==> inputs of v14 <==
## aoc_day2
module aoc_day2 (
    input         clock,
    input         reset,
    input  [63:0] data_value,
    input         data_valid,
    output        data_ready,
    output        result_valid,
    output [63:0] result_value
);
    wire [1:0] debug_unused;
    aoc aoc (
        .clock        (clock),
        .reset        (reset),
        .puzzle       (5'b00100),
        .data_value   (data_value),
        .data_valid   (data_valid),
        .data_ready   (data_ready),
        .result_valid (result_valid),
        .result_value (result_value),
        .debug        (debug_unused)
    );
endmodule
Settings: LEC_CHECK=0, ABC_AREA=0, CAP_MARGIN=10, CELL_PAD_IN_SITES_DETAIL_PLACEMENT=2, CELL_PAD_IN_SITES_GLOBAL_PLACEMENT=1, CORE_ASPECT_RATIO=1.34, CORE_MARGIN=10, CORE_UTILIZATION=58, CTS_CLUSTER_DIAMETER=309, CTS_CLUSTER_SIZE=30, GPL_ROUTABILITY_DRIVEN=0, GPL_TIMING_DRIVEN=0, HOLD_SLACK_MARGIN=0.28, MAX_ROUTING_LAYER=met5, MIN_ROUTING_LAYER=met1, PLACE_DENSITY=0.37, SLEW_MARGIN=30, TNS_END_PERCENT=95; clock period 5.85 ns.
run.sh (not shown) runs the stock make flow with config.mk's settings and CLKGATE_MAP_FILE=.
==> v23 (differences from v14) <==
ABC_AREA = unset   (was 0)
CAP_MARGIN = 20   (was 10)
CELL_PAD_IN_SITES_DETAIL_PLACEMENT = unset   (was 2)
CELL_PAD_IN_SITES_GLOBAL_PLACEMENT = unset   (was 1)
CORE_ASPECT_RATIO = unset   (was 1.34)
CORE_MARGIN = 2   (was 10)
CORE_UTILIZATION = 32   (was 58)
CTS_CLUSTER_DIAMETER = unset   (was 309)
CTS_CLUSTER_SIZE = unset   (was 30)
GPL_ROUTABILITY_DRIVEN = unset   (was 0)
GPL_TIMING_DRIVEN = unset   (was 0)
HOLD_SLACK_MARGIN = unset   (was 0.28)
MAX_ROUTING_LAYER = unset   (was met5)
MIN_ROUTING_LAYER = unset   (was met1)
PLACE_DENSITY = unset   (was 0.37)
SLEW_MARGIN = 20   (was 30)
TNS_END_PERCENT = unset   (was 95)
==> flow/constraint.sdc (replaced) <==
create_clock -name core_clock -period 3.93 [get_ports {clock}]
set_input_delay 0.7860 -clock core_clock [delete_from_list [all_inputs] [get_ports {clock}]]
set_output_delay 0.7860 -clock core_clock [all_outputs]
set_load 0.01 [all_outputs]
==> v3 (differences from v14) <==
ABC_AREA = unset   (was 0)
CAP_MARGIN = 20   (was 10)
CELL_PAD_IN_SITES_DETAIL_PLACEMENT = unset   (was 2)
CELL_PAD_IN_SITES_GLOBAL_PLACEMENT = unset   (was 1)
CORE_ASPECT_RATIO = unset   (was 1.34)
CORE_MARGIN = 2   (was 10)
CORE_UTILIZATION = 28   (was 58)
CTS_CLUSTER_DIAMETER = unset   (was 309)
GPL_ROUTABILITY_DRIVEN = unset   (was 0)
GPL_TIMING_DRIVEN = unset   (was 0)
HOLD_SLACK_MARGIN = unset   (was 0.28)
MAX_ROUTING_LAYER = unset   (was met5)
==> flow/constraint.sdc (replaced) <==
create_clock -name core_clock -period 2.75 [get_ports {clock}]
set_input_delay 0.5500 -clock core_clock [delete_from_list [all_inputs] [get_ports {clock}]]
set_output_delay 0.5500 -clock core_clock [all_outputs]
set_load 0.01 [all_outputs]
==> qor summary <==
item	v23	v14	v3
Top metal layer carrying routed signals	met5	-	met5
Standard-cell row count	100	86	107
Post-layout util	37.1%	-	42.0%
Internal power summed over all cells	10.7 mW	-	20.2 mW
Floorplan die area	0.0770 mm^2	0.0499 mm^2	0.0878 mm^2
Number of sinks on the clock net	397	-	397
Outcome	finished clean	aborted with a tool error	finished with violations
Failing step	-	detailed placement (3_5_place_dp)	-
Layout check failures	-	-	negative setup slack
Total met2 wirelength after detailed routing	30600 um	-	41800 um
Combinational gate power	8.90 mW	-	21.1 mW
Worst setup slack before clock tree synthesis	424 ps	-	-393 ps
Number of nets in the layout	3335	-	3798
Insertion Delay late pin	600 ps	-	610 ps
Count of buffer and inverter cells on the critical path	1	-	2
Slowest library cell on the worst path	sky130_fd_sc_hd__o31ai_1	-	sky130_fd_sc_hd__or4_4
Crit. End Element	flip-flop	-	flip-flop
Met3 routing resource usage after global routing	2.71%	-	2.92%
Proportion of power drawn by flip-flops and latches	28.5%	-	20.6%
Maximum clock frequency	279 MHz	-	333 MHz
Peak-usage layer in the global routing report	met2	-	met2
Logic inverters	140	-	140
Actual slew at the worst max-slew pin	1030 ps	-	1120 ps
Detailed-route vias per instance	5.33	-	5.05
Detailed-router iteration count before antenna repair	5	-	7
CP Launch Type	flip-flop	-	flip-flop
No activity file was given, so power comes from the tool's default toggle rates.
